--- design.v ---
module LASER (
    input CLK,
    input RST,
    input [3:0] X,
    input [3:0] Y,
    output reg [3:0] C1X,
    output reg [3:0] C1Y,
    output reg [3:0] C2X,
    output reg [3:0] C2Y,
    output reg DONE);
  parameter DATA_WIDTH      = 4;
  parameter VALID_POINT_NUM = 40;
  parameter VALID_POINT_NUM_BY_FOUR = 10;
  parameter ITER_NUM        = 4;
  parameter VALID_PTS_WIDTH       = 6;
  parameter RADIUS = 4;
  integer idx,depth;
  reg[6:0] currentState, nextState;
  localparam IDLE         = 7'b0000001;
  localparam RD_DATA      = 7'b0000010;
  localparam FIRST_TRY_C1 = 7'b0000100;
  localparam FIND_C2      = 7'b0001000;
  localparam FIND_C1      = 7'b0010000;
  localparam EVAL         = 7'b0100000;
  localparam FINISH         = 7'b1000000;
  wire state_IDLE         = currentState[0];
  wire state_RD_DATA      = currentState[1];
  wire state_FIRST_TRY_C1 = currentState[2];
  wire state_FIND_C2      = currentState[3];
  wire state_FIND_C1      = currentState[4];
  wire state_EVAL         = currentState[5];
  wire state_DONE         = currentState[6];
  reg[5:0] valid_pts_cnt;
  reg[DATA_WIDTH-1:0] row_ptr,col_ptr;
  reg[2:0] iters_cnt ;
  wire[1:0] rd_data_in_switch = valid_pts_cnt[1:0];
  reg[VALID_PTS_WIDTH-1:0] curr_valid_Num_acc_ff;
  reg[VALID_PTS_WIDTH-1:0] best_Num_ff;
  reg[DATA_WIDTH-1:0] bestC1X_ff,bestC1Y_ff,bestC2X_ff,bestC2Y_ff;
  reg[DATA_WIDTH-1:0] valid_pts_X_cir_buf[0:VALID_POINT_NUM_BY_FOUR-1][0:3];
  reg[DATA_WIDTH-1:0] valid_pts_Y_cir_buf[0:VALID_POINT_NUM_BY_FOUR-1][0:3];
  reg [VALID_PTS_WIDTH-1:0] det_inside_C1;
  reg [VALID_PTS_WIDTH-1:0] det_inside_C2;
  reg [VALID_PTS_WIDTH-1:0] curr_valid_Num_acc_wr;
  wire[3:0] pt_is_in;
  wire[DATA_WIDTH-1:0] current_validX1 = valid_pts_X_cir_buf[VALID_POINT_NUM_BY_FOUR-1][0];
  wire[DATA_WIDTH-1:0] current_validY1 = valid_pts_Y_cir_buf[VALID_POINT_NUM_BY_FOUR-1][0];
  wire[DATA_WIDTH-1:0] current_validX2 = valid_pts_X_cir_buf[VALID_POINT_NUM_BY_FOUR-1][1];
  wire[DATA_WIDTH-1:0] current_validY2 = valid_pts_Y_cir_buf[VALID_POINT_NUM_BY_FOUR-1][1];
  wire[DATA_WIDTH-1:0] current_validX3 = valid_pts_X_cir_buf[VALID_POINT_NUM_BY_FOUR-1][2];
  wire[DATA_WIDTH-1:0] current_validY3 = valid_pts_Y_cir_buf[VALID_POINT_NUM_BY_FOUR-1][2];
  wire[DATA_WIDTH-1:0] current_validX4 = valid_pts_X_cir_buf[VALID_POINT_NUM_BY_FOUR-1][3];
  wire[DATA_WIDTH-1:0] current_validY4 = valid_pts_Y_cir_buf[VALID_POINT_NUM_BY_FOUR-1][3];
  wire rd_data_done_f        = valid_pts_cnt == (VALID_POINT_NUM-1) && state_RD_DATA;
  wire valid_pts_traversed_f = valid_pts_cnt == (VALID_POINT_NUM_BY_FOUR-1) &&
       (state_FIND_C1 || state_FIND_C2 || state_FIRST_TRY_C1) ;
  wire first_try_done_f      = row_ptr == 15 && col_ptr == 15
       && state_FIRST_TRY_C1 && valid_pts_traversed_f;
  wire find_C2_done_f      = row_ptr == 15 && col_ptr == 15 && state_FIND_C2;
  wire find_C1_done_f      = row_ptr == 15 && col_ptr == 15 && state_FIND_C1;
  wire value_converged_f   = curr_valid_Num_acc_ff == best_Num_ff && state_EVAL;
  wire iters_done_f        = iters_cnt == ITER_NUM-1;
  always @(posedge CLK)
  begin
    if(RST)
    begin
      currentState <= RD_DATA;
    end
    else
    begin
      currentState <= nextState;
    end
  end
  always @(*)
  begin
    case (currentState)
      IDLE    :
      begin
        nextState            = RD_DATA;
      end
      RD_DATA :
      begin
        nextState            = rd_data_done_f   ? FIRST_TRY_C1 : RD_DATA;
      end
      FIRST_TRY_C1 :
      begin
        nextState            = first_try_done_f ? FIND_C2 : FIRST_TRY_C1;
      end
      FIND_C2 :
      begin
        nextState            = find_C2_done_f ? FIND_C1 : FIND_C2;
      end
      FIND_C1 :
      begin
        nextState            =  find_C1_done_f ? EVAL : FIND_C1;
      end
      EVAL    :
      begin
        nextState            = (iters_done_f || value_converged_f) ? FINISH:FIND_C2;
      end
      FINISH    :
      begin
        nextState            = IDLE;
      end
      default :
      begin
        nextState            = IDLE;
      end
    endcase
  end
  always @(posedge CLK)
  begin
    if(RST)
    begin
      row_ptr <= 0;
      col_ptr <= 0;
    end
    else if(state_IDLE || currentState != nextState)
    begin
      row_ptr <= 0;
      col_ptr <= 0;
    end
    else
    begin
      if(first_try_done_f || find_C1_done_f || find_C2_done_f)
      begin
        row_ptr  <= 0;
        col_ptr  <= 0;
      end
      else
      begin
        row_ptr  <= (col_ptr == 15) && valid_pts_traversed_f ?
                 row_ptr+1 : row_ptr ;
        col_ptr  <= valid_pts_traversed_f ?
                 ((col_ptr==15) ? 0 :col_ptr+1) : col_ptr;
      end
    end
  end
  always @(posedge CLK)
  begin
    if(RST)
    begin
      valid_pts_cnt <= 0;
    end
    else if(state_IDLE || currentState != nextState || valid_pts_traversed_f)
    begin
      valid_pts_cnt <= 0;
    end
    else if(state_RD_DATA)
    begin
      valid_pts_cnt <= valid_pts_cnt + 1;
    end
    else if(state_FIND_C1 || state_FIND_C2 || state_FIRST_TRY_C1)
    begin
      valid_pts_cnt <= valid_pts_cnt + 1;
    end
    else
    begin
      valid_pts_cnt <= valid_pts_cnt;
    end
  end
  always @(posedge CLK)
  begin
    if(RST)
    begin
      iters_cnt <= 0;
    end
    else if(state_IDLE)
    begin
      iters_cnt <= 0;
    end
    else if(find_C1_done_f)
    begin
      iters_cnt <= iters_cnt + 1;
    end
    else
    begin
      ;
    end
  end
  always @(posedge CLK)
  begin
    if(state_RD_DATA)
    begin
      for ( depth = 0 ; depth < 4 ; depth = depth + 1)
        for(idx = 1 ; idx < VALID_POINT_NUM_BY_FOUR ; idx = idx+1)
        begin
          if(rd_data_in_switch==2'b00)
          begin
            valid_pts_X_cir_buf[idx][depth] <= valid_pts_X_cir_buf[idx-1][depth];
            valid_pts_Y_cir_buf[idx][depth] <= valid_pts_Y_cir_buf[idx-1][depth];
          end
        end
      case(rd_data_in_switch)
        2'b00:
        begin
          valid_pts_X_cir_buf[0][0] <= X;
          valid_pts_Y_cir_buf[0][0] <= Y;
        end
        2'b01:
        begin
          valid_pts_X_cir_buf[0][1] <= X;
          valid_pts_Y_cir_buf[0][1] <= Y;
        end
        2'b10:
        begin
          valid_pts_X_cir_buf[0][2] <= X;
          valid_pts_Y_cir_buf[0][2] <= Y;
        end
        2'b11:
        begin
          valid_pts_X_cir_buf[0][3] <= X;
          valid_pts_Y_cir_buf[0][3] <= Y;
        end
        default:
        begin
          valid_pts_X_cir_buf[0][0] <= 0;
          valid_pts_Y_cir_buf[0][0] <= 0;
        end
      endcase
    end
    else if((state_FIND_C1 || state_FIRST_TRY_C1 || state_FIND_C2))
    begin
      for(depth = 0 ;depth < 4 ; depth= depth + 1)
        for(idx = 1 ; idx < VALID_POINT_NUM_BY_FOUR ; idx = idx+1)
        begin
          valid_pts_X_cir_buf[idx][depth] <= valid_pts_X_cir_buf[idx-1][depth];
          valid_pts_Y_cir_buf[idx][depth] <= valid_pts_Y_cir_buf[idx-1][depth];
          valid_pts_X_cir_buf[0][depth] <= valid_pts_X_cir_buf[VALID_POINT_NUM_BY_FOUR-1][depth];
          valid_pts_Y_cir_buf[0][depth] <= valid_pts_Y_cir_buf[VALID_POINT_NUM_BY_FOUR-1][depth];
        end
    end
    else
    begin
      ;
    end
  end
  always @(posedge CLK)
  begin
    if(RST)
    begin
      bestC1X_ff <= 0;
      bestC1Y_ff <= 0;
      bestC2X_ff <= 0;
      bestC2Y_ff <= 0;
      best_Num_ff <= 0;
    end
    else if(state_IDLE)
    begin
      bestC1X_ff <= 0;
      bestC1Y_ff <= 0;
      bestC2X_ff <= 0;
      bestC2Y_ff <= 0;
      best_Num_ff <= 0;
    end
    else if(state_FIRST_TRY_C1 || state_FIND_C1)
    begin
      if(curr_valid_Num_acc_wr >= best_Num_ff)
      begin
        bestC1X_ff <= col_ptr;
        bestC1Y_ff <= row_ptr;
        best_Num_ff <= curr_valid_Num_acc_wr;
      end
      else
      begin
        ;
      end
    end
    else if(state_FIND_C2)
    begin
      if(curr_valid_Num_acc_wr >= best_Num_ff)
      begin
        bestC2X_ff <= col_ptr;
        bestC2Y_ff <= row_ptr;
        best_Num_ff <= curr_valid_Num_acc_wr;
      end
      else
      begin
        ;
      end
    end
    else
    begin
      bestC1X_ff <= bestC1X_ff;
      bestC1Y_ff <= bestC1Y_ff;
      bestC2X_ff <= bestC2X_ff;
      bestC2Y_ff <= bestC2Y_ff;
      best_Num_ff <= best_Num_ff;
    end
  end
  always @(posedge CLK)
  begin
    if(RST)
    begin
      C1X <= 0;
      C1Y <= 0;
      C2X <= 0;
      C2Y <= 0;
      DONE <= 0;
    end
    else if(state_IDLE)
    begin
      C1X <= 0;
      C1Y <= 0;
      C2X <= 0;
      C2Y <= 0;
      DONE <= 0;
    end
    else if(state_DONE)
    begin
      C1X <= bestC1X_ff;
      C1Y <= bestC1Y_ff;
      C2X <= bestC2X_ff;
      C2Y <= bestC2Y_ff;
      DONE <= 1;
    end
    else
    begin
      ;
    end
  end
  reg[DATA_WIDTH-1:0] C1_Xin;
  reg[DATA_WIDTH-1:0] C1_Yin;
  wire[DATA_WIDTH-1:0] C1_Xin_feed = C1_Xin;
  wire[DATA_WIDTH-1:0] C1_Yin_feed = C1_Yin;
  reg[DATA_WIDTH-1:0] C2_Xin;
  reg[DATA_WIDTH-1:0] C2_Yin;
  wire[DATA_WIDTH-1:0] C2_Xin_feed = C2_Xin;
  wire[DATA_WIDTH-1:0] C2_Yin_feed = C2_Yin;
  always @(*)
  begin:DET_IN_INPUTS
    if(state_FIRST_TRY_C1)
    begin
      C1_Xin = col_ptr;
      C1_Yin = row_ptr;
      C2_Xin = col_ptr;
      C2_Yin = row_ptr;
    end
    else if(state_FIND_C1)
    begin
      C1_Xin = col_ptr;
      C1_Yin = row_ptr;
      C2_Xin = bestC2X_ff;
      C2_Yin = bestC2Y_ff;
    end
    else if(state_FIND_C2)
    begin
      C1_Xin = bestC1X_ff;
      C1_Yin = bestC1Y_ff;
      C2_Xin = col_ptr;
      C2_Yin = row_ptr;
    end
    else
    begin
      C1_Xin = 0;
      C1_Yin = 0;
      C2_Xin = 0;
      C2_Yin = 0;
    end
  end
  always @(posedge CLK )
  begin
    if(RST)
    begin
      curr_valid_Num_acc_ff <= 0;
    end
    else if(state_IDLE || valid_pts_traversed_f||currentState!=nextState)
    begin
      curr_valid_Num_acc_ff <= 0;
    end
    else if(state_FIND_C1 || state_FIND_C2 || state_FIRST_TRY_C1)
    begin
      curr_valid_Num_acc_ff <= curr_valid_Num_acc_wr;
    end
    else
    begin
      curr_valid_Num_acc_ff <= curr_valid_Num_acc_ff;
    end
  end
  always @(*)
  begin
    curr_valid_Num_acc_wr = (pt_is_in[0] + pt_is_in[1]) + (pt_is_in[2] +pt_is_in[3])
                          + curr_valid_Num_acc_ff;
  end
  det_inside
    #(
      .RADIUS (RADIUS )
    )
    u_det_inside0(
      .circle1X (C1_Xin_feed ),
      .circle1Y (C1_Yin_feed ),
      .circle2X (C2_Xin_feed ),
      .circle2Y (C2_Yin_feed ),
      .validX   (current_validX1),
      .validY   (current_validY1),
      .pt_is_in (pt_is_in[0] )
    );
  det_inside
    #(
      .RADIUS (RADIUS )
    )
    u_det_inside1(
      .circle1X (C1_Xin_feed ),
      .circle1Y (C1_Yin_feed ),
      .circle2X (C2_Xin_feed ),
      .circle2Y (C2_Yin_feed ),
      .validX   (current_validX2),
      .validY   (current_validY2),
      .pt_is_in (pt_is_in[1] )
    );
  det_inside
    #(
      .RADIUS (RADIUS )
    )
    u_det_inside2(
      .circle1X (C1_Xin_feed ),
      .circle1Y (C1_Yin_feed ),
      .circle2X (C2_Xin_feed ),
      .circle2Y (C2_Yin_feed ),
      .validX   (current_validX3   ),
      .validY   (current_validY3  ),
      .pt_is_in (pt_is_in[2] )
    );
  det_inside
    #(
      .RADIUS (RADIUS )
    )
    u_det_inside3(
      .circle1X (C1_Xin_feed ),
      .circle1Y (C1_Yin_feed ),
      .circle2X (C2_Xin_feed ),
      .circle2Y (C2_Yin_feed ),
      .validX   (current_validX4   ),
      .validY   (current_validY4   ),
      .pt_is_in (pt_is_in[3] )
    );
endmodule
module det_inside(input[3:0] circle1X,
                    input[3:0] circle1Y,
                    input[3:0] circle2X,
                    input[3:0] circle2Y,
                    input[3:0] validX,
                    input[3:0] validY,
                    output pt_is_in);
  parameter RADIUS = 4;
  reg det_inside_C1,det_inside_C2;
  wire signed[4:0] dispC1X = validX - circle1X;
  reg[3:0] absDispC1X;
  wire signed[4:0] dispC1Y = validY - circle1Y;
  reg[3:0] absDispC1Y;
  wire signed[4:0] dispC2X = validX - circle2X;
  reg[3:0] absDispC2X;
  wire signed[4:0] dispC2Y = validY - circle2Y;
  reg[3:0] absDispC2Y;
  always @(*)
  begin: absoulute
    if(dispC1X > 0)
    begin
      absDispC1X = dispC1X;
    end
    else
    begin
      absDispC1X = ~dispC1X+1;
    end
    if(dispC1Y > 0)
    begin
      absDispC1Y = dispC1Y;
    end
    else
    begin
      absDispC1Y = ~dispC1Y+1;
    end
    if(dispC2X > 0)
    begin
      absDispC2X = dispC2X;
    end
    else
    begin
      absDispC2X = ~dispC2X+1;
    end
    if(dispC2Y > 0)
    begin
      absDispC2Y = dispC2Y;
    end
    else
    begin
      absDispC2Y = ~dispC2Y+1;
    end
  end
  always@(*)
  begin: DET_INSIDE
    det_inside_C1 = ((absDispC1X == RADIUS) && (absDispC1Y == 0))
                  || ((absDispC1X == 0) && (absDispC1Y == RADIUS))
                  || (((absDispC1X <= RADIUS - 1) && (absDispC1Y <= RADIUS - 1))
                      && ~((absDispC1X == RADIUS - 1) && (absDispC1Y == RADIUS - 1)));
    det_inside_C2 = ((absDispC2X == RADIUS) && (absDispC2Y == 0))
                  || ((absDispC2X == 0) && (absDispC2Y == RADIUS))
                  || (((absDispC2X <= RADIUS - 1) && (absDispC2Y <= RADIUS - 1))
                      && ~((absDispC2X == RADIUS - 1) && (absDispC2Y == RADIUS - 1)));
  end
  assign pt_is_in = det_inside_C1 || det_inside_C2;
endmodule
--- run.sh ---
#!/bin/bash
# the make line also repeats each setting of config.mk as NAME=value (left out here)
make -C /OpenROAD-flow-scripts/flow DESIGN_CONFIG=/design/flow/config.mk WORK_HOME=/design/flow/orfs CLKGATE_MAP_FILE= finish
--- config.mk ---
export PLATFORM = sky130hd
export DESIGN_NAME = LASER
export DESIGN_NICKNAME = LASER
export VERILOG_FILES = /design/flow/design.v
export SDC_FILE = /design/flow/constraint.sdc
export NUM_CORES = 4
export LEC_CHECK = 0
export CAP_MARGIN = 20
export CORE_MARGIN = 2
export CORE_UTILIZATION = 40
export GPL_ROUTABILITY_DRIVEN = 0
export HOLD_SLACK_MARGIN = 0.16
export PLACE_DENSITY_LB_ADDON = 0.03
export SLEW_MARGIN = 20
--- constraint.sdc ---
create_clock -name core_clock -period 6.5 [get_ports {CLK}]
set_input_delay 1.3000 -clock core_clock [delete_from_list [all_inputs] [get_ports {CLK}]]
set_output_delay 1.3000 -clock core_clock [all_outputs]
set_load 0.01 [all_outputs]
==> results of run 1 <==
[metrics by stage]
step | setup slack (ns) | instances | hold WS, ns | util
after CTS | 0.00607 | 2166 | 0.399 | 0.477
after floorplan | 0.107 | 1380 | 0.400 | -
after global routing | -0.0473 | 2176 | 0.409 | 0.492
after global placement | -0.319 | 2094 | 0.400 | 0.447
after detailed placement | -0.420 | 2094 | 0.405 | 0.447
final | 0.225 | 2177 | 0.409 | 0.492
[cell type report]
cell class / instances / area share
tap: 592 / 0.0342
timing repair buffer: 174 / 0.0681
sequential: 389 / 0.508
antenna: 1 / 0.000116
clock inverter: 20 / 0.00560
multi-input combinational: 860 / 0.315
inverter: 89 / 0.0155
clock buffer: 52 / 0.0532
[repair_timing]
item / CTS / global route
gates resized: 15 / 120
pin swaps: 4 / 38
setup endpoints to repair: 22 / 22
buffers inserted: 0 / 10
[routing by layer]
| metal | vias to the layer above | global-route usage | share of wire |
|---|---|---|---|
| met4 | 0 | 0.0639 | 0.030 |
| met1 | 5296 | 0.253 | 0.50 |
| met2 | 179 | 0.256 | 0.43 |
| li1 | 5433 | - | - |
| met5 | - | 0 | 0 |
| met3 | 73 | 0.0265 | 0.032 |
==> results.json, run 1 <==
{
  "outcome": "finished clean",
  "ys_seq_frac": 0.618,
  "cts_sinks": 389,
  "arrival_ns": 6.68,
  "simple_gate_share": 0.0853,
  "edf_count": 320,
  "core_area_sq_um": 44000,
  "syn_nets": 1492,
  "dr_total_vias": 10981,
  "top_power_group": "sequential cells",
  "top_cells_by_count": "edfxtp_1, nor2_1, ha_1",
  "synth_area_sq_um": 17800,
  "grt_pass1_vias": 10458,
  "synth_area_per_cell_sq_um": 12.9,
  "fp.dieW_microns": 215,
  "yosys_area_sq_um": 17800,
  "fill_cells": 3933,
  "hold_violations": 0,
  "clock_power_share": 0.200,
  "clk_path_buf_depth": 3,
  "setup-tns-final_ns": 0,
  "wl_mm": 40.0,
  "worstHoldPathCells": 0,
  "drv_slew": 0,
  "fp.dieH_microns": 215,
  "final_area_sq_um": 21700,
  "min_path_type": "reg -> reg",
  "p_seq_frac": 0.429,
  "yosysUniqueCellTypes": 78,
  "combinationalPower_uw": 4120,
  "critPathCapture": "bestC2X_ff[1]",
  "power_switching_uw": 3770,
  "ys.flops": 389,
  "setup_viol": 0,
  "power_frac_comb": 0.371,
  "cts_made_buffers": 42,
  "ys_sh_adder": 0.0914,
  "antenna_found_initial": 1,
  "regArea_sq_um": 11000,
  "rsz0062_at_grt": "yes",
  "r2r-start": "currentState[4]",
  "critPathMaxStageDelay_ns": 0.49,
  "p_int_uw": 7330,
  "grt_max_degree": 132,
  "cts_tree": "done",
  "layout.area.comb_sq_um": 6830,
  "cp_top_family": "adder cells",
  "worstHoldStart": "valid_pts_X_cir_buf[22][3]",
  "wire_per_inst_microns": 18.4,
  "cts_hold_buf": 0,
  "ios": 27,
  "area_growth_pct": 21.8,
  "cp-start-kind": "flip-flop",
  "cp_slowest_cell": "fa_1",
  "most_common_cell": "edfxtp_1",
  "ys_sh_aoi": 0.0899,
  "max_cap_viol_count": 0,
  "ys_cells": 1380,
  "synthArstFlopShare": 0,
  "reg2reg_depth": 30,
  "io_buffers": 26,
  "pg_seq_uw": 4760,
  "r2r_setup_slack_ns": 0.23,
  "first_pass_iters": 5,
  "pg_clk_uw": 2220,
  "power_uw": 11100,
  "crit_cells": 30,
  "tool_warnings": 53,
  "area_leaders": "edfxtp_1, dfxtp_1, ha_1",
  "critPathKind": "reg -> reg",
  "relSlewSlack": 0.340,
  "insertion_delay_ns": 0.56,
  "clockRootBuffer": "clkbuf_16",
  "num_rows": 77,
  "leakage_uw": 0.00796,
  "top_area_cell": "edfxtp_1",
  "nNetsFinal": 1668,
  "fp_util": 0.404,
  "ant_nets": 0,
  "flop_cell": "edfxtp_1",
  "dp.final_hpwl_mm": 28.1,
  "die-area_sq_um": 46200,
  "ys_warn_count": 4,
  "worst_slew_pin_slew_ns": 0.990,
  "power_density_nw_per_um2": 513,
  "clock.fmax_mhz": 159,
  "muxShareOfSynthArea": 0.0343,
  "synth.top_cell.area_share": 0.540,
  "path_clk_slew_ns": 0.06,
  "peakVddDrop_v": 0.000954,
  "vias_per_cell": 5.04,
  "critPathRequiredTime_ns": 6.90,
  "sw_frac_of_total": 0.339,
  "placed_area_sq_um": 19700,
  "startpoint": "currentState[4]",
  "synth.logic.top_family": "adder cells",
  "crit_fanout": 8,
  "r2r_end": "bestC2X_ff[1]",
  "syn_inst": 1380,
  "synth-xor-area-share": 0.0517,
  "cts_max_level": 2,
  "drc": 0,
  "hold_end": "valid_pts_X_cir_buf[26][3]",
  "worstPathBufferInverterCount": 4,
  "finalClockSkew_ns": 0.0199,
  "grt_overflow": 0,
  "track_usage": 0.172,
  "finalCritPeriodShare": 0.965,
  "drt_iter0_drc": 780,
  "grt_pass1_wl_mm": 60.9,
  "endpoint_kind": "flip-flop",
  "period_needed_ns": 6.27
}
==> run 2, diff against run 1 <==
ABC_AREA = 1   (was default)
CAP_MARGIN = 0   (was 20)
CELL_PAD_IN_SITES_DETAIL_PLACEMENT = 1   (was default)
CORE_MARGIN = 4   (was 2)
CORE_UTILIZATION = 23   (was 40)
CTS_CLUSTER_DIAMETER = 129   (was default)
GPL_ROUTABILITY_DRIVEN = default   (was 0)
GPL_TIMING_DRIVEN = 1   (was default)
HOLD_SLACK_MARGIN = 0.14   (was 0.16)
MIN_ROUTING_LAYER = met2   (was default)
PLACE_DENSITY = 0.6   (was default)
PLACE_DENSITY_LB_ADDON = default   (was 0.03)
SLEW_MARGIN = 30   (was 20)
TNS_END_PERCENT = 70   (was default)
clock period = 10.5 ns   (was 6.5 ns; I/O delays follow)
==> results.json, run 2 <==
{
  "outcome": "finished clean",
  "dr_total_vias": 17253,
  "max_cap_viol_count": 0,
  "worstHoldPathCells": 0,
  "grt_overflow": 0,
  "finalCritPeriodShare": 0.673,
  "grt_pass1_wl_mm": 69.9,
  "first_pass_iters": 9,
  "rsz0062_at_grt": "no",
  "cp-start-kind": "flip-flop",
  "p_int_uw": 3920,
  "ios": 27,
  "core_area_sq_um": 78000,
  "fill_cells": 8934,
  "fp.dieH_microns": 290,
  "ys_warn_count": 4,
  "synth_area_per_cell_sq_um": 10.1,
  "endpoint_kind": "flip-flop",
  "crit_cells": 36,
  "tool_warnings": 52,
  "dp.final_hpwl_mm": 31.7,
  "cts_sinks": 389,
  "ys_cells": 1812,
  "cts_hold_buf": 0,
  "fp_util": 0.234,
  "setup_viol": 0,
  "track_usage": 0.156,
  "postCtsResizedCells": 0,
  "clk_path_buf_depth": 3,
  "combinationalPower_uw": 2140,
  "layout.area.comb_sq_um": 6190,
  "arrival_ns": 7.49,
  "leakage_uw": 0.00881,
  "worstPathBufferInverterCount": 7,
  "r2r-start": "currentState[4]",
  "drv_slew": 0,
  "power_density_nw_per_um2": 296,
  "drt_iter0_drc": 2460,
  "top_cells_by_count": "nand2_1, edfxtp_1, inv_1",
  "cts_tree": "done",
  "path_clk_slew_ns": 0.06,
  "grt_max_degree": 151,
  "yosys_area_sq_um": 18200,
  "ys_sh_aoi": 0.0508,
  "synth-xor-area-share": 0.0170,
  "clock_power_share": 0.226,
  "critPathKind": "reg -> reg",
  "muxShareOfSynthArea": 0,
  "setup-tns-final_ns": 0,
  "worstHoldStart": "valid_pts_Y_cir_buf[35][3]",
  "top_area_cell": "edfxtp_1",
  "reg2reg_depth": 36,
  "die-area_sq_um": 83800,
  "globalplace.congestion": 0.960,
  "p_seq_frac": 0.431,
  "crit_fanout": 10,
  "yosysUniqueCellTypes": 49,
  "post_cts_buffers": 0,
  "drc": 0,
  "cp_top_family": "adder cells",
  "ys_sh_adder": 0.0713,
  "setup_ws_ns": 3.43,
  "fp.dieW_microns": 290,
  "power_frac_comb": 0.344,
  "grt_pass1_vias": 19457,
  "vias_per_cell": 5.86,
  "flop_cell": "edfxtp_1",
  "simple_gate_share": 0.200,
  "synth.logic.top_family": "simple AND/OR/NAND/NOR gates",
  "cp_slowest_cell": "fa_1",
  "clock.fmax_mhz": 141,
  "cts_max_level": 2,
  "clockRootBuffer": "clkbuf_16",
  "relSlewSlack": 0.361,
  "antenna_found_initial": 0,
  "area_leaders": "edfxtp_1, nand2_1, dfxtp_1",
  "power_switching_uw": 2320,
  "hold_violations": 0,
  "r2r_setup_slack_ns": 3.43,
  "syn_nets": 1924,
  "hold_end": "valid_pts_Y_cir_buf[39][3]",
  "ant_nets": 0,
  "period_needed_ns": 7.07,
  "finalClockSkew_ns": 0.0401,
  "num_rows": 102,
  "critPathMaxStageDelay_ns": 0.53,
  "pg_seq_uw": 2680,
  "cts_made_buffers": 39,
  "ys_seq_frac": 0.603,
  "top_power_group": "sequential cells",
  "critPathRequiredTime_ns": 10.92,
  "nNetsFinal": 1983,
  "syn_inst": 1812,
  "io_buffers": 26,
  "startpoint": "currentState[4]",
  "synthArstFlopShare": 0,
  "wire_per_inst_microns": 15.1,
  "power_uw": 6230,
  "sw_frac_of_total": 0.371,
  "synth_area_sq_um": 18200,
  "wl_mm": 44.6,
  "ys.flops": 389,
  "critical-path-top-cell-by-count": "nand2_1",
  "worst_slew_pin_slew_ns": 0.957,
  "insertion_delay_ns": 0.58,
  "most_common_cell": "nand2_1",
  "min_path_type": "reg -> reg",
  "area_growth_pct": 15.8,
  "pg_clk_uw": 1410,
  "regArea_sq_um": 11000,
  "edf_count": 320,
  "critPathCapture": "bestC1X_ff[0]",
  "synth.top_cell.area_share": 0.527,
  "r2r_end": "bestC1X_ff[0]",
  "dpl_worst_slack_ns": 3.68,
  "peakVddDrop_v": 0.000137
}
==> run 2: per-stage QoR <==
| step | std cells | hold slack (ns) | util | area [sq um] |
|---|---|---|---|---|
| 4_1_cts | 2940 | 0.403 | 0.270 | 21100 |
| 3_5_place_dp | 2870 | 0.405 | 0.254 | 19800 |
| 5_1_grt | 2940 | 0.408 | 0.270 | 21100 |
| 3_3_place_gp | 2870 | 0.400 | 0.254 | 19800 |
| 6_report | 2946 | 0.397 | 0.271 | 21100 |
| 2_1_floorplan | 1812 | 0.400 | - | 18200 |
==> run 2: layer usage <==
layer  routed length [microns]  part of all wire  track usage
met4                      3530             0.079       0.0270
met5                       305            0.0068       0.0337
met1                         0                 0            -
met2                     22300              0.50        0.183
met3                     18500              0.41        0.220
==> run 2: area by class of cell <==
cell class / count / area share
diodes: 6 / 0.000712
clock buffers: 44 / 0.0482
clock inverters: 26 / 0.0123
inverters: 261 / 0.0464
multi-input cells: 1145 / 0.293
flip-flops and latches: 389 / 0.521
well taps: 1040 / 0.0617
repair buffers: 35 / 0.0163
==> run 3, diff against run 2 <==
ABC_AREA = default   (was 1)
CELL_PAD_IN_SITES_DETAIL_PLACEMENT = default   (was 1)
CORE_MARGIN = 2   (was 4)
CORE_UTILIZATION = 72   (was 23)
CTS_CLUSTER_DIAMETER = 88   (was 129)
GPL_TIMING_DRIVEN = default   (was 1)
HOLD_SLACK_MARGIN = default   (was 0.14)
MIN_ROUTING_LAYER = default   (was met2)
PLACE_DENSITY = default   (was 0.6)
SLEW_MARGIN = 20   (was 30)
TNS_END_PERCENT = default   (was 70)
clock period = 5.43 ns   (was 10.5 ns; I/O delays follow)
==> results.json, run 3 <==
{
  "synth-xor-area-share": 0.0517,
  "edf_count": 320,
  "tool.error": "[ERROR GRT-0232] Routing congestion too high. Check the congestion heatmap in the GUI.",
  "dp.final_hpwl_mm": 33.0,
  "failing_step": "global routing",
  "simple_gate_share": 0.0853,
  "track_usage": 0.719,
  "synth.top_cell.area_share": 0.540,
  "ys_warn_count": 4,
  "fp_util": 0.733,
  "syn_inst": 1380,
  "most_common_cell": "edfxtp_1",
  "dpl_worst_slack_ns": -1.08,
  "yosys_area_sq_um": 17800,
  "ys_sh_adder": 0.0914,
  "area_leaders": "edfxtp_1, dfxtp_1, ha_1",
  "synthArstFlopShare": 0,
  "clk_path_buf_depth": 3,
  "ys_sh_aoi": 0.0899,
  "yosysUniqueCellTypes": 78,
  "cts_made_buffers": 39,
  "globalplace.congestion": 0.938,
  "top_cells_by_count": "edfxtp_1, nor2_1, ha_1",
  "flop_cell": "edfxtp_1",
  "ys.flops": 389,
  "fp.dieH_microns": 161,
  "clockRootBuffer": "clkbuf_16",
  "synth_area_per_cell_sq_um": 12.9,
  "ys_seq_frac": 0.618,
  "die-area_sq_um": 26000,
  "ys_cells": 1380,
  "io_buffers": 26,
  "top_area_cell": "edfxtp_1",
  "grt_overflow": 54,
  "syn_nets": 1492,
  "synth_area_sq_um": 17800,
  "placed_area_sq_um": 20500,
  "core_area_sq_um": 24200,
  "ios": 27,
  "dp.cells": 1940,
  "muxShareOfSynthArea": 0.0343,
  "outcome": "stopped before the end",
  "synth.logic.top_family": "adder cells",
  "num_rows": 57,
  "cts_sinks": 389,
  "cts_max_level": 2,
  "fp.dieW_microns": 161
}
==> run 3: metal layers <==
layer / GRT usage / GRT overflow
met1: 0.739 / 0
met5: 0.250 / 0
met4: 0.684 / 26
met3: 0.558 / 1
met2: 0.883 / 27
==> run 3: what timing repair did <==
action,4_1_cts
pin swaps,48
setup endpoints to repair,26
hold buffers,0
hold endpoints to repair,0
gates resized,77
setup buffers,10
==> run 3: through the flow <==
step	hold slack, ns	utilization	total power (uW)
after floorplan	0.400	-	8810
after global placement	0.400	0.846	10600
after detailed placement	0.405	0.846	11100
after CTS	0.413	0.913	14500
==> run 4, diff against run 3 <==
CAP_MARGIN = 20   (was 0)
CELL_PAD_IN_SITES_GLOBAL_PLACEMENT = 0   (was default)
CORE_ASPECT_RATIO = 1.54   (was default)
CORE_UTILIZATION = 70   (was 72)
CTS_CLUSTER_DIAMETER = default   (was 88)
CTS_CLUSTER_SIZE = 37   (was default)
GPL_ROUTABILITY_DRIVEN = 1   (was default)
MIN_ROUTING_LAYER = met1   (was default)
PLACE_DENSITY_LB_ADDON = 0.11   (was default)
SETUP_SLACK_MARGIN = -0.93   (was default)
SLEW_MARGIN = 10   (was 20)
TNS_END_PERCENT = 45   (was default)
clock period = 11.0 ns   (was 5.43 ns; I/O delays follow)
==> results.json, run 4 <==
{
  "synth_area_sq_um": 17800,
  "area_leaders": "edfxtp_1, dfxtp_1, ha_1",
  "combinationalPower_uw": 2070,
  "dr_total_vias": 11417,
  "yosys_area_sq_um": 17800,
  "fp.dieH_microns": 202,
  "drc": 0,
  "grt_overflow": 0,
  "ys_sh_aoi": 0.0899,
  "most_common_cell": "edfxtp_1",
  "cts_made_buffers": 35,
  "top_area_cell": "edfxtp_1",
  "yosysUniqueCellTypes": 78,
  "cp-start-kind": "flip-flop",
  "leakage_uw": 0.00703,
  "relSlewSlack": 0.312,
  "r2r_setup_slack_ns": 3.06,
  "ios": 27,
  "wire_per_inst_microns": 24.2,
  "cts_hold_buf": 0,
  "p_seq_frac": 0.474,
  "nNetsFinal": 1519,
  "simple_gate_share": 0.0853,
  "ys_cells": 1380,
  "ant_nets": 0,
  "r2r-start": "currentState[3]",
  "ys_seq_frac": 0.618,
  "core_area_sq_um": 25000,
  "hold_end": "valid_pts_X_cir_buf[37][1]",
  "clock_power_share": 0.189,
  "crit_fanout": 20,
  "synth.logic.top_family": "adder cells",
  "insertion_delay_ns": 0.55,
  "startpoint": "currentState[3]",
  "worst_slew_pin_slew_ns": 1.03,
  "power_switching_uw": 2270,
  "pg_clk_uw": 1160,
  "power_frac_comb": 0.337,
  "peakVddDrop_v": 0.000638,
  "sw_frac_of_total": 0.369,
  "muxShareOfSynthArea": 0.0343,
  "cp_slowest_cell": "dfxtp_1",
  "outcome": "finished clean",
  "synth_area_per_cell_sq_um": 12.9,
  "syn_inst": 1380,
  "cts_tree": "done",
  "grt_max_degree": 194,
  "track_usage": 0.324,
  "globalplace.congestion": 0.968,
  "syn_nets": 1492,
  "arrival_ns": 8.33,
  "period_needed_ns": 7.94,
  "max_cap_viol_count": 0,
  "r2r_end": "bestC2X_ff[2]",
  "finalClockSkew_ns": 0.0308,
  "worstHoldStart": "valid_pts_X_cir_buf[33][1]",
  "critPathCapture": "bestC2X_ff[2]",
  "post_cts_buffers": 0,
  "fill_cells": 1540,
  "crit_cells": 28,
  "io_buffers": 26,
  "grt_pass1_wl_mm": 65.1,
  "cts_sinks": 389,
  "power_density_nw_per_um2": 317,
  "setup-tns-final_ns": 0,
  "tool_warnings": 51,
  "whs_ns": 0.397,
  "path_clk_slew_ns": 0.07,
  "p_int_uw": 3880,
  "critPathKind": "reg -> reg",
  "num_rows": 72,
  "reg2reg_depth": 28,
  "dp.cells": 1702,
  "die-area_sq_um": 26700,
  "wl_mm": 42.8,
  "cp_top_family": "adder cells",
  "rsz0062_at_grt": "no",
  "antenna_found_initial": 0,
  "finalCritPeriodShare": 0.722,
  "pg_seq_uw": 2910,
  "critPathMaxStageDelay_ns": 0.78,
  "fp.dieW_microns": 132,
  "postCtsResizedCells": 0,
  "endpoint_kind": "flip-flop",
  "ys.flops": 389,
  "synth.top_cell.area_share": 0.540,
  "ys_sh_adder": 0.0914,
  "ys_warn_count": 4,
  "synth-xor-area-share": 0.0517,
  "dp.final_hpwl_mm": 27.8,
  "drv_slew": 0,
  "clk_path_buf_depth": 3,
  "drt_iter0_drc": 1330,
  "layout.cells.non_filler": 1765,
  "top_power_group": "sequential cells",
  "clockRootBuffer": "clkbuf_16",
  "vias_per_cell": 6.47,
  "cts_max_level": 2,
  "worstHoldPathCells": 0,
  "critPathRequiredTime_ns": 11.39,
  "power_uw": 6150,
  "setup_viol": 0,
  "antenna_cells": 0,
  "clock.fmax_mhz": 126,
  "min_path_type": "reg -> reg",
  "first_pass_iters": 6,
  "synthArstFlopShare": 0,
  "hold_violations": 0,
  "grt_pass1_vias": 11326,
  "area_growth_pct": 9.16,
  "fp_util": 0.710,
  "flop_cell": "edfxtp_1",
  "worstPathBufferInverterCount": 2,
  "edf_count": 320,
  "top_cells_by_count": "edfxtp_1, nor2_1, ha_1"
}
==> run 4: cell type report <==
type / instances / area [sq um] / share of cell area
multi-input cells: 860 / 6280 / 0.323
well taps: 333 / 417 / 0.0215
flip-flops and latches: 389 / 11000 / 0.566
clock inverters: 20 / 133 / 0.00683
clock buffers: 42 / 933 / 0.0481
inverters: 89 / 334 / 0.0172
repair buffers: 32 / 325 / 0.0168
==> run 4: metal layers <==
metal | wire length, microns | global-route usage | up-vias | part of all wire
li1 | - | - | 5112 | -
met1 | 15500 | 0.393 | 5429 | 0.36
met2 | 21200 | 0.545 | 679 | 0.50
met3 | 3000 | 0.0492 | 197 | 0.070
met4 | 3060 | 0.202 | 0 | 0.072
met5 | 0 | 0 | - | 0
==> run 4: stage by stage <==
step                      worst slack (ns)  area (sq um)  utilization
after floorplan                       2.51         17800            -
after global routing                  2.52         19400        0.775
final                                 3.06         19400        0.775
after global placement                3.09         18300        0.732
after CTS                             3.08         19400        0.774
after detailed placement              3.10         18300        0.732
==> run 5, diff against run 4 <==
ABC_AREA = 1   (was default)
CELL_PAD_IN_SITES_GLOBAL_PLACEMENT = default   (was 0)
CORE_ASPECT_RATIO = default   (was 1.54)
CTS_CLUSTER_DIAMETER = 129   (was default)
CTS_CLUSTER_SIZE = default   (was 37)
GPL_ROUTABILITY_DRIVEN = default   (was 1)
GPL_TIMING_DRIVEN = 1   (was default)
PLACE_DENSITY_LB_ADDON = 0.03   (was 0.11)
SETUP_SLACK_MARGIN = default   (was -0.93)
SLEW_MARGIN = 20   (was 10)
TNS_END_PERCENT = default   (was 45)
clock period = 5.62 ns   (was 11.0 ns; I/O delays follow)
==> results.json, run 5 <==
{
  "power_density_nw_per_um2": 600,
  "reg2reg_depth": 33,
  "area_growth_pct": 22.4,
  "sw_frac_of_total": 0.410,
  "syn_inst": 1812,
  "edf_count": 320,
  "grt_pass1_vias": 14078,
  "top_area_cell": "edfxtp_1",
  "layout.area.comb_sq_um": 7300,
  "regArea_sq_um": 11000,
  "worstHoldStart": "valid_pts_X_cir_buf[31][0]",
  "synth.logic.top_family": "simple AND/OR/NAND/NOR gates",
  "top_cells_by_count": "nand2_1, edfxtp_1, inv_1",
  "finalClockSkew_ns": 0.0273,
  "power_frac_comb": 0.430,
  "fp.dieW_microns": 165,
  "outcome": "complete, but fails checks",
  "antenna_found_initial": 2,
  "cts_made_buffers": 39,
  "worst_slew_pin_slew_ns": 1.13,
  "setup_ws_ns": -0.531,
  "clk_path_buf_depth": 3,
  "min_path_type": "reg -> reg",
  "hold_violations": 0,
  "r2r-start": "currentState[4]",
  "path_clk_slew_ns": 0.07,
  "setup_viol": 22,
  "drv_slew": 0,
  "power_switching_uw": 5490,
  "worstHoldPathCells": 0,
  "simple_gate_share": 0.200,
  "synth_area_per_cell_sq_um": 10.1,
  "hold_end": "valid_pts_X_cir_buf[35][0]",
  "p_seq_frac": 0.386,
  "area_leaders": "edfxtp_1, nand2_1, dfxtp_1",
  "arrival_ns": 6.52,
  "fp_util": 0.705,
  "nNetsFinal": 2123,
  "synthArstFlopShare": 0,
  "endpoint_kind": "flip-flop",
  "flop_cell": "edfxtp_1",
  "grt_overflow": 0,
  "relSlewSlack": 0.246,
  "fp.dieH_microns": 165,
  "p_int_uw": 7900,
  "fill_cells": 1161,
  "critPathRequiredTime_ns": 5.99,
  "io_buffers": 26,
  "setup-tns-final_ns": -10.08,
  "most_common_cell": "nand2_1",
  "clock_power_share": 0.184,
  "synth-xor-area-share": 0.0170,
  "dpl_worst_slack_ns": -0.362,
  "combinationalPower_uw": 5760,
  "wire_per_inst_microns": 25.0,
  "yosys_area_sq_um": 18200,
  "ios": 27,
  "critPathKind": "reg -> reg",
  "syn_nets": 1924,
  "so.violations": "negative setup slack",
  "clockRootBuffer": "clkbuf_16",
  "finalCritPeriodShare": 1.09,
  "vias_per_cell": 6.54,
  "synth_area_sq_um": 18200,
  "cp_top_family": "simple AND/OR/NAND/NOR gates",
  "ys_seq_frac": 0.603,
  "startpoint": "currentState[4]",
  "critical-path-top-cell-by-count": "nand2_1",
  "first_pass_iters": 17,
  "cts_tree": "done",
  "tool_warnings": 56,
  "yosysUniqueCellTypes": 49,
  "r2r_end": "best_Num_ff[1]",
  "wl_mm": 59.4,
  "ys.flops": 389,
  "track_usage": 0.377,
  "peakVddDrop_v": 0.000594,
  "synth.top_cell.area_share": 0.527,
  "ys_sh_aoi": 0.0508,
  "die-area_sq_um": 27300,
  "worstPathBufferInverterCount": 6,
  "dr_total_vias": 15520,
  "cts_sinks": 389,
  "cp_slowest_cell": "fa_2",
  "ys_cells": 1812,
  "clock.fmax_mhz": 163,
  "drt_iter0_drc": 2553,
  "r2r_setup_slack_ns": -0.53,
  "muxShareOfSynthArea": 0,
  "core_area_sq_um": 25800,
  "rsz0062_at_grt": "yes",
  "drc": 0,
  "critPathMaxStageDelay_ns": 0.50,
  "crit_cells": 33,
  "globalplace.congestion": 1.01,
  "period_needed_ns": 6.15,
  "ys_sh_adder": 0.0713,
  "pg_clk_uw": 2470,
  "insertion_delay_ns": 0.54,
  "cp-start-kind": "flip-flop",
  "cts_max_level": 2,
  "grt_max_degree": 183,
  "critPathCapture": "best_Num_ff[1]",
  "dp.final_hpwl_mm": 30.0,
  "grt_pass1_wl_mm": 76.6,
  "pg_seq_uw": 5170,
  "top_power_group": "combinational cells",
  "num_rows": 59,
  "leakage_uw": 0.00968,
  "final_util": 0.864,
  "ys_warn_count": 4,
  "max_cap_viol_count": 0,
  "ant_nets": 0,
  "crit_fanout": 9
}
## run 5: layer usage
| metal | global-route usage | up-vias | routed length, microns |
|---|---|---|---|
| met1 | 0.451 | 7063 | 19400 |
| met4 | 0.241 | 4 | 5930 |
| met3 | 0.100 | 574 | 8010 |
| met2 | 0.607 | 1405 | 26000 |
| met5 | 0 | - | 39 |
| li1 | - | 6474 | - |
## run 5: timing repair
| action | 4_1_cts | 5_1_grt |
|---|---|---|
| hold buffers | 0 | 0 |
| buffers inserted | 5 | 19 |
| setup endpoints to repair | 22 | 22 |
| gates cloned | 0 | 1 |
| resized | 74 | 231 |
| pin swaps | 13 | 62 |
| hold endpoints to repair | 0 | 0 |
## run 5: layout make-up
cell class              count  share of cell area
diodes                      1            0.000112
inverters                 261              0.0449
multi-input cells        1145               0.327
clock inverters            14             0.00308
well taps                 335              0.0188
flip-flops and latches    389               0.493
clock buffers              52              0.0483
repair buffers            174              0.0646
repair inverters            1            0.000280
## run 5: through the flow
stage / std cells / instance area (sq um) / hold WS, ns / total power, uW
floorplan: 1812 / 18200 / 0.400 / 7800
global placement: 2281 / 19800 / 0.400 / 8810
detailed placement: 2281 / 19800 / 0.405 / 9070
CTS: 2352 / 21200 / 0.415 / 11900
global route: 2371 / 22300 / 0.420 / 13800
finish: 2372 / 22300 / 0.399 / 13400
==> run 6, diff against run 5 <==
CAP_MARGIN = 0   (was 20)
CELL_PAD_IN_SITES_DETAIL_PLACEMENT = 1   (was default)
CORE_UTILIZATION = 40   (was 70)
CTS_CLUSTER_DIAMETER = default   (was 129)
CTS_CLUSTER_SIZE = 15   (was default)
GPL_ROUTABILITY_DRIVEN = 1   (was default)
GPL_TIMING_DRIVEN = 0   (was 1)
HOLD_SLACK_MARGIN = 0.14   (was default)
MIN_ROUTING_LAYER = met2   (was met1)
PLACE_DENSITY = 0.79   (was default)
PLACE_DENSITY_LB_ADDON = default   (was 0.03)
clock period = 9.96 ns   (was 5.62 ns; I/O delays follow)
==> results.json, run 6 <==
{
  "power_switching_uw": 2600,
  "edf_count": 320,
  "period_needed_ns": 8.30,
  "max_cap_viol_count": 0,
  "fp_util": 0.403,
  "postCtsResizedCells": 0,
  "ios": 27,
  "die-area_sq_um": 47300,
  "area_leaders": "edfxtp_1, nand2_1, dfxtp_1",
  "track_usage": 0.313,
  "dr_total_vias": 18239,
  "placed_area_sq_um": 19400,
  "r2r_setup_slack_ns": 1.66,
  "area_growth_pct": 12.7,
  "power_density_nw_per_um2": 325,
  "synth.top_cell.area_share": 0.527,
  "min_path_type": "reg -> reg",
  "synth.logic.top_family": "simple AND/OR/NAND/NOR gates",
  "drv_slew": 0,
  "peakVddDrop_v": 0.000179,
  "sw_frac_of_total": 0.389,
  "cp_slowest_cell": "o21ai_1",
  "core_area_sq_um": 45200,
  "muxShareOfSynthArea": 0,
  "finalClockSkew_ns": 0.0507,
  "cts_sinks": 389,
  "ys_cells": 1812,
  "dp.final_hpwl_mm": 35.9,
  "io_buffers": 25,
  "vias_per_cell": 7.26,
  "cts_hold_buf": 0,
  "relSlewSlack": 0.219,
  "p_int_uw": 4080,
  "grt_pass1_wl_mm": 76.7,
  "crit_cells": 36,
  "pg_seq_uw": 2860,
  "finalCritPeriodShare": 0.834,
  "grt_overflow": 0,
  "simple_gate_share": 0.200,
  "worst_slew_pin_slew_ns": 1.16,
  "worstHoldPathCells": 0,
  "antenna_found_initial": 0,
  "fp.dieH_microns": 217,
  "hold_violations": 0,
  "ys_sh_adder": 0.0713,
  "yosys_area_sq_um": 18200,
  "ys.flops": 389,
  "rsz0062_at_grt": "no",
  "arrival_ns": 8.74,
  "top_power_group": "sequential cells",
  "r2r_end": "bestC1X_ff[0]",
  "grt_pass1_vias": 20510,
  "setup_viol": 0,
  "leakage_uw": 0.00880,
  "tool_warnings": 49,
  "post_cts_buffers": 0,
  "synth_area_sq_um": 18200,
  "grt_max_degree": 61,
  "num_rows": 78,
  "drt_iter0_drc": 4275,
  "hold_end": "valid_pts_Y_cir_buf[23][3]",
  "critPathCapture": "bestC1X_ff[0]",
  "dpl_worst_slack_ns": 2.48,
  "clock.fmax_mhz": 120,
  "r2r-start": "currentState[2]",
  "pg_clk_uw": 1380,
  "cts_made_buffers": 39,
  "drc": 0,
  "top_cells_by_count": "nand2_1, edfxtp_1, inv_1",
  "globalplace.congestion": 1.05,
  "reg2reg_depth": 36,
  "insertion_delay_ns": 0.58,
  "first_pass_iters": 14,
  "critical-path-top-cell-by-count": "nand2_1",
  "nNetsFinal": 1995,
  "fp.dieW_microns": 217,
  "worstPathBufferInverterCount": 6,
  "critPathMaxStageDelay_ns": 0.64,
  "clk_path_buf_depth": 3,
  "cp_top_family": "adder cells",
  "startpoint": "currentState[2]",
  "crit_fanout": 10,
  "wl_mm": 49.8,
  "synth-xor-area-share": 0.0170,
  "endpoint_kind": "flip-flop",
  "clock_power_share": 0.206,
  "wire_per_inst_microns": 19.8,
  "cp-start-kind": "flip-flop",
  "top_area_cell": "edfxtp_1",
  "critPathRequiredTime_ns": 10.39,
  "path_clk_slew_ns": 0.06,
  "cts_max_level": 2,
  "clockRootBuffer": "clkbuf_16",
  "outcome": "finished clean",
  "setup-tns-final_ns": 0,
  "combinationalPower_uw": 2450,
  "worstHoldStart": "valid_pts_Y_cir_buf[19][3]",
  "yosysUniqueCellTypes": 49,
  "ys_seq_frac": 0.603,
  "flop_cell": "edfxtp_1",
  "ys_warn_count": 4,
  "final_area_sq_um": 20500,
  "syn_inst": 1812,
  "ant_nets": 0,
  "synthArstFlopShare": 0,
  "cts_tree": "done",
  "syn_nets": 1924,
  "critPathKind": "reg -> reg",
  "ys_sh_aoi": 0.0508,
  "power_frac_comb": 0.366,
  "fill_cells": 5026,
  "synth_area_per_cell_sq_um": 10.1,
  "most_common_cell": "nand2_1",
  "setup_ws_ns": 1.66,
  "p_seq_frac": 0.427
}
run 6: layout make-up:
class	instances	area, sq um	share of cell area
flip-flops and latches	389	11000	0.535
multi-input cells	1145	6190	0.301
clock buffers	46	1000	0.0488
inverters	261	980	0.0477
well taps	600	751	0.0365
repair buffers	30	373	0.0182
clock inverters	22	173	0.00841
plain buffers	17	76.3	0.00372
diodes	3	7.51	0.000365
run 6: per-layer routing:
| metal | wire length (microns) | global-route usage | up-vias |
|---|---|---|---|
| li1 | - | - | 6174 |
| met1 | 0 | - | 6186 |
| met2 | 24600 | 0.376 | 5004 |
| met3 | 18000 | 0.377 | 849 |
| met4 | 6460 | 0.114 | 26 |
| met5 | 800 | 0.121 | - |
run 6: per-stage QoR:
step,util,hold slack (ns),total power (uW),cells
floorplan,-,0.400,4470,1812
global placement,0.426,0.401,4990,2437
detailed placement,0.428,0.405,5170,2442
CTS,0.454,0.416,6560,2510
global route,0.454,0.420,7060,2510
finish,0.455,0.406,6680,2513
==> run 7, diff against run 6 <==
CAP_MARGIN = 20   (was 0)
CELL_PAD_IN_SITES_DETAIL_PLACEMENT = default   (was 1)
CORE_UTILIZATION = 71   (was 40)
CTS_CLUSTER_SIZE = default   (was 15)
GPL_ROUTABILITY_DRIVEN = default   (was 1)
GPL_TIMING_DRIVEN = default   (was 0)
HOLD_SLACK_MARGIN = default   (was 0.14)
MIN_ROUTING_LAYER = default   (was met2)
PLACE_DENSITY = default   (was 0.79)
clock period = 5.09 ns   (was 9.96 ns; I/O delays follow)
==> results.json, run 7 <==
{
  "syn_nets": 1924,
  "muxShareOfSynthArea": 0,
  "cts_sinks": 389,
  "flop_cell": "edfxtp_1",
  "synth.top_cell.area_share": 0.527,
  "fp_util": 0.724,
  "die-area_sq_um": 27000,
  "ys_warn_count": 4,
  "cts_hold_buf": 0,
  "edf_count": 320,
  "track_usage": 0.698,
  "ys_seq_frac": 0.603,
  "globalplace.congestion": 0.994,
  "area_leaders": "edfxtp_1, nand2_1, dfxtp_1",
  "fp.dieW_microns": 164,
  "ys_cells": 1812,
  "io_buffers": 26,
  "top_cells_by_count": "nand2_1, edfxtp_1, inv_1",
  "ys_sh_aoi": 0.0508,
  "synth-xor-area-share": 0.0170,
  "ios": 27,
  "yosys_area_sq_um": 18200,
  "simple_gate_share": 0.200,
  "cts_max_level": 2,
  "clockRootBuffer": "clkbuf_16",
  "synth.logic.top_family": "simple AND/OR/NAND/NOR gates",
  "failing_step": "global routing",
  "fp.dieH_microns": 164,
  "syn_inst": 1812,
  "dpl_worst_slack_ns": -0.857,
  "outcome": "stopped before the end",
  "synth_area_per_cell_sq_um": 10.1,
  "grt_overflow": 92,
  "clk_path_buf_depth": 3,
  "ys_sh_adder": 0.0713,
  "num_rows": 58,
  "cts_made_buffers": 39,
  "dp.final_hpwl_mm": 37.1,
  "placed_area_sq_um": 20500,
  "most_common_cell": "nand2_1",
  "yosysUniqueCellTypes": 49,
  "top_area_cell": "edfxtp_1",
  "synthArstFlopShare": 0,
  "tool.error": "[ERROR GRT-0232] Routing congestion too high. Check the congestion heatmap in the GUI.",
  "core_area_sq_um": 25200,
  "synth_area_sq_um": 18200,
  "ys.flops": 389
}
-- run 7: layer usage --
layer  track usage  overflow
met3         0.565         3
met4         0.648        29
met1         0.700         4
met5         0.191         0
met2         0.872        56
-- run 7: metrics by stage --
step / instances / util
after floorplan: 1812 / -
after global placement: 2347 / 0.814
after detailed placement: 2347 / 0.814
after CTS: 2439 / 0.889
-- run 7: timing repair --
item	CTS
resized	114
gates cloned	1
pin swaps	49
setup endpoints to repair	22
setup buffers	20
==> run 8, diff against run 7 <==
CAP_MARGIN = 0   (was 20)
CELL_PAD_IN_SITES_DETAIL_PLACEMENT = 1   (was default)
CORE_UTILIZATION = 23   (was 71)
CTS_CLUSTER_DIAMETER = 129   (was default)
GPL_TIMING_DRIVEN = 1   (was default)
MIN_ROUTING_LAYER = met2   (was default)
PLACE_DENSITY = 0.6   (was default)
TNS_END_PERCENT = 70   (was default)
clock period = 10.5 ns   (was 5.09 ns; I/O delays follow)
==> results.json, run 8 <==
{
  "outcome": "finished clean",
  "die-area_sq_um": 81500,
  "finalClockSkew_ns": 0.0170,
  "critPathKind": "reg -> reg",
  "grt_pass1_vias": 19528,
  "area_growth_pct": 15.6,
  "area_leaders": "edfxtp_1, nand2_1, dfxtp_1",
  "nNetsFinal": 1985,
  "top_area_cell": "edfxtp_1",
  "fp_util": 0.231,
  "rsz0062_at_grt": "no",
  "clock_power_share": 0.225,
  "power_frac_comb": 0.341,
  "cts_sinks": 389,
  "ant_nets": 0,
  "power_density_nw_per_um2": 295,
  "syn_inst": 1812,
  "track_usage": 0.165,
  "yosysUniqueCellTypes": 49,
  "num_rows": 103,
  "sw_frac_of_total": 0.370,
  "ys.flops": 389,
  "post_cts_buffers": 0,
  "yosys_area_sq_um": 18200,
  "muxShareOfSynthArea": 0,
  "grt_pass1_wl_mm": 70.8,
  "worstPathBufferInverterCount": 6,
  "wire_per_inst_microns": 15.3,
  "worst_slew_pin_slew_ns": 1.05,
  "ys_cells": 1812,
  "first_pass_iters": 10,
  "fp.dieW_microns": 286,
  "endpoint_kind": "flip-flop",
  "peakVddDrop_v": 0.000121,
  "tool_warnings": 49,
  "insertion_delay_ns": 0.56,
  "core_area_sq_um": 78700,
  "ys_warn_count": 4,
  "r2r_setup_slack_ns": 3.70,
  "p_int_uw": 3910,
  "synthArstFlopShare": 0,
  "leakage_uw": 0.00880,
  "drv_slew": 0,
  "hold_violations": 0,
  "pg_clk_uw": 1400,
  "worstHoldStart": "valid_pts_Y_cir_buf[12][3]",
  "min_path_type": "reg -> reg",
  "combinationalPower_uw": 2120,
  "grt_overflow": 0,
  "p_seq_frac": 0.434,
  "cp-start-kind": "flip-flop",
  "top_power_group": "sequential cells",
  "setup-tns-final_ns": 0,
  "clock.fmax_mhz": 147,
  "fill_cells": 8999,
  "io_buffers": 26,
  "dp.final_hpwl_mm": 31.5,
  "top_cells_by_count": "nand2_1, edfxtp_1, inv_1",
  "synth.top_cell.area_share": 0.527,
  "cts_made_buffers": 40,
  "ios": 27,
  "vias_per_cell": 5.87,
  "drc": 0,
  "cp_slowest_cell": "dfxtp_1",
  "period_needed_ns": 6.80,
  "max_cap_viol_count": 0,
  "dpl_worst_slack_ns": 3.88,
  "pg_seq_uw": 2690,
  "postCtsResizedCells": 0,
  "cp_top_family": "adder cells",
  "simple_gate_share": 0.200,
  "reg2reg_depth": 35,
  "arrival_ns": 7.19,
  "clk_path_buf_depth": 3,
  "hold_end": "valid_pts_Y_cir_buf[16][3]",
  "power_switching_uw": 2300,
  "antenna_found_initial": 0,
  "wl_mm": 45.2,
  "synth.logic.top_family": "simple AND/OR/NAND/NOR gates",
  "clockRootBuffer": "clkbuf_16",
  "critical-path-top-cell-by-count": "nand2_1",
  "most_common_cell": "nand2_1",
  "setup_ws_ns": 3.70,
  "setup_viol": 0,
  "path_clk_slew_ns": 0.06,
  "flop_cell": "edfxtp_1",
  "worstHoldPathCells": 0,
  "cts_hold_buf": 0,
  "relSlewSlack": 0.301,
  "ys_seq_frac": 0.603,
  "cts_max_level": 2,
  "edf_count": 320,
  "synth-xor-area-share": 0.0170,
  "critPathCapture": "bestC1Y_ff[3]",
  "dr_total_vias": 17358,
  "r2r_end": "bestC1Y_ff[3]",
  "ys_sh_aoi": 0.0508,
  "synth_area_per_cell_sq_um": 10.1,
  "grt_max_degree": 87,
  "drt_iter0_drc": 2656,
  "r2r-start": "currentState[4]",
  "critPathMaxStageDelay_ns": 0.56,
  "globalplace.congestion": 0.925,
  "synth_area_sq_um": 18200,
  "syn_nets": 1924,
  "startpoint": "currentState[4]",
  "crit_fanout": 10,
  "fp.dieH_microns": 286,
  "critPathRequiredTime_ns": 10.90,
  "cts_tree": "done",
  "finalCritPeriodShare": 0.647,
  "crit_cells": 35,
  "ys_sh_adder": 0.0713
}
[run 8: area by class of cell]
class	count	area, sq um	share of cell area
Inverter	261	980	0.0465
Multi-Input combinational cell	1145	6190	0.294
Clock inverter	14	130	0.00618
Sequential cell	389	11000	0.522
Clock buffer	56	1120	0.0533
Tap cell	1050	1310	0.0623
Timing Repair Buffer	36	335	0.0159
Antenna cell	4	10.0	0.000475
[run 8: routing by layer]
| layer | global-route usage | up-vias | wire length (microns) | part of all wire |
|---|---|---|---|---|
| li1 | - | 6158 | - | - |
| met1 | - | 6168 | 0 | 0 |
| met2 | 0.193 | 4557 | 23000 | 0.51 |
| met3 | 0.224 | 459 | 18300 | 0.40 |
| met4 | 0.0296 | 16 | 3400 | 0.075 |
| met5 | 0.0599 | - | 552 | 0.012 |
[run 8: metrics by stage]
step                hold WS [ns]   util  instance area (sq um)  power (uW)  std cells
finish                     0.415  0.268                  21100        6210       2955
floorplan                  0.400      -                  18200        4240       1812
detailed placement         0.405  0.252                  19800        4750       2881
global placement           0.401  0.252                  19800        4630       2881
CTS                        0.417  0.267                  21100        6170       2951
global route               0.422  0.267                  21100        6690       2951
==> run 9, diff against run 8 <==
ABC_AREA = default   (was 1)
CAP_MARGIN = 20   (was 0)
CELL_PAD_IN_SITES_DETAIL_PLACEMENT = default   (was 1)
CORE_UTILIZATION = 64   (was 23)
CTS_CLUSTER_DIAMETER = default   (was 129)
GPL_TIMING_DRIVEN = default   (was 1)
MIN_ROUTING_LAYER = default   (was met2)
PLACE_DENSITY = default   (was 0.6)
SETUP_SLACK_MARGIN = 1.19   (was default)
TNS_END_PERCENT = default   (was 70)
clock period = 4.53 ns   (was 10.5 ns; I/O delays follow)
==> results.json, run 9 <==
{
  "grt_pass1_wl_mm": 66.0,
  "synth-xor-area-share": 0.0517,
  "area_growth_pct": 28.2,
  "outcome": "complete, but fails checks",
  "synthArstFlopShare": 0,
  "top_cells_by_count": "edfxtp_1, nor2_1, ha_1",
  "muxShareOfSynthArea": 0.0343,
  "io_buffers": 26,
  "ys_seq_frac": 0.618,
  "peakVddDrop_v": 0.000704,
  "drc": 0,
  "yosysUniqueCellTypes": 78,
  "pg_seq_uw": 6830,
  "grt_max_degree": 66,
  "cp_slowest_cell": "fa_1",
  "ys_warn_count": 4,
  "edf_count": 320,
  "path_clk_slew_ns": 0.07,
  "ios": 27,
  "area_leaders": "edfxtp_1, dfxtp_1, ha_1",
  "p_seq_frac": 0.395,
  "worstPathBufferInverterCount": 4,
  "worstHoldStart": "valid_pts_Y_cir_buf[2][0]",
  "power_density_nw_per_um2": 758,
  "most_common_cell": "edfxtp_1",
  "grt_overflow": 0,
  "num_rows": 61,
  "fp_util": 0.645,
  "globalplace.congestion": 0.991,
  "cts_tree": "done",
  "vias_per_cell": 5.81,
  "nNetsFinal": 1825,
  "clock_power_share": 0.174,
  "whs_ns": 0.408,
  "rsz0062_at_grt": "yes",
  "setup_ws_ns": -1.62,
  "synth_area_per_cell_sq_um": 12.9,
  "die-area_sq_um": 29100,
  "synth_area_sq_um": 17800,
  "power_frac_comb": 0.431,
  "hold_violations": 0,
  "antenna_found_initial": 1,
  "final_area_sq_um": 22800,
  "simple_gate_share": 0.0853,
  "power_uw": 17300,
  "clk_path_buf_depth": 3,
  "critPathMaxStageDelay_ns": 0.49,
  "setup_viol": 27,
  "dp.final_hpwl_mm": 29.7,
  "finalCritPeriodShare": 1.36,
  "combinationalPower_uw": 7440,
  "relSlewSlack": 0.357,
  "ant_nets": 0,
  "critPathKind": "reg -> reg",
  "core_area_sq_um": 27600,
  "pg_clk_uw": 3010,
  "dr_total_vias": 12328,
  "critPathCapture": "bestC1Y_ff[0]",
  "leakage_uw": 0.00878,
  "antenna_cells": 0,
  "endpoint_kind": "flip-flop",
  "ys_cells": 1380,
  "cts_made_buffers": 39,
  "p_int_uw": 11300,
  "tool_warnings": 54,
  "cts_sinks": 389,
  "wl_mm": 44.9,
  "cp_top_family": "adder cells",
  "ys.flops": 389,
  "fp.dieH_microns": 171,
  "placed_area_sq_um": 20800,
  "flop_cell": "edfxtp_1",
  "critPathRequiredTime_ns": 4.93,
  "hold_end": "valid_pts_Y_cir_buf[6][0]",
  "worstHoldPathCells": 0,
  "startpoint": "currentState[4]",
  "first_pass_iters": 5,
  "r2r-start": "currentState[4]",
  "insertion_delay_ns": 0.54,
  "worst_slew_pin_slew_ns": 0.965,
  "arrival_ns": 6.55,
  "crit_fanout": 8,
  "r2r_setup_slack_ns": -1.62,
  "finalClockSkew_ns": 0.0184,
  "wire_per_inst_microns": 21.1,
  "synth.top_cell.area_share": 0.540,
  "grt_pass1_vias": 12149,
  "syn_nets": 1492,
  "reg2reg_depth": 29,
  "crit_cells": 29,
  "cp-start-kind": "flip-flop",
  "drt_iter0_drc": 997,
  "period_needed_ns": 6.15,
  "clock.fmax_mhz": 163,
  "final_util": 0.827,
  "ys_sh_adder": 0.0914,
  "power_switching_uw": 6020,
  "clockRootBuffer": "clkbuf_16",
  "max_cap_viol_count": 0,
  "fp.dieW_microns": 171,
  "sw_frac_of_total": 0.348,
  "top_power_group": "combinational cells",
  "top_area_cell": "edfxtp_1",
  "drv_slew": 0,
  "r2r_end": "bestC1Y_ff[0]",
  "cts_max_level": 2,
  "yosys_area_sq_um": 17800,
  "setup-tns-final_ns": -37.02,
  "so.violations": "negative setup slack",
  "track_usage": 0.302,
  "min_path_type": "reg -> reg",
  "ys_sh_aoi": 0.0899,
  "synth.logic.top_family": "adder cells",
  "syn_inst": 1380
}
==> run 9: per-stage QoR <==
stage / instances / setup WS (ns)
2_1_floorplan: 1380 / -1.24
3_5_place_dp: 2028 / -1.93
5_1_grt: 2122 / -1.88
6_report: 2122 / -1.62
3_3_place_gp: 2028 / -1.64
4_1_cts: 2111 / -1.60
==> run 9: area by class of cell <==
type,count,area [sq um]
timing repair buffer,333,2680
multi-input combinational,861,7100
clock inverter,20,114
clock buffer,52,1080
tap,378,473
sequential,389,11000
fill,1464,4760
inverter,89,340
==> run 9: repair_timing <==
item | CTS | global route
hold endpoints to repair | 0 | 0
hold buffers | 0 | 0
endpoints found under the setup margin | 28 | 111
gates cloned | 0 | 1
setup buffers | 11 | 10
pin swaps | 24 | 27
resized | 69 | 66
==> run 9: layer usage <==
layer  up-vias  part of all wire  global-route usage
met5         -           0.00036                   0
met4         2             0.039               0.105
li1       5744                 -                   -
met1      6032              0.42               0.394
met3       109             0.061              0.0449
met2       441              0.48               0.519
Power figures rest on the tool's default switching activity, not on a simulated workload.
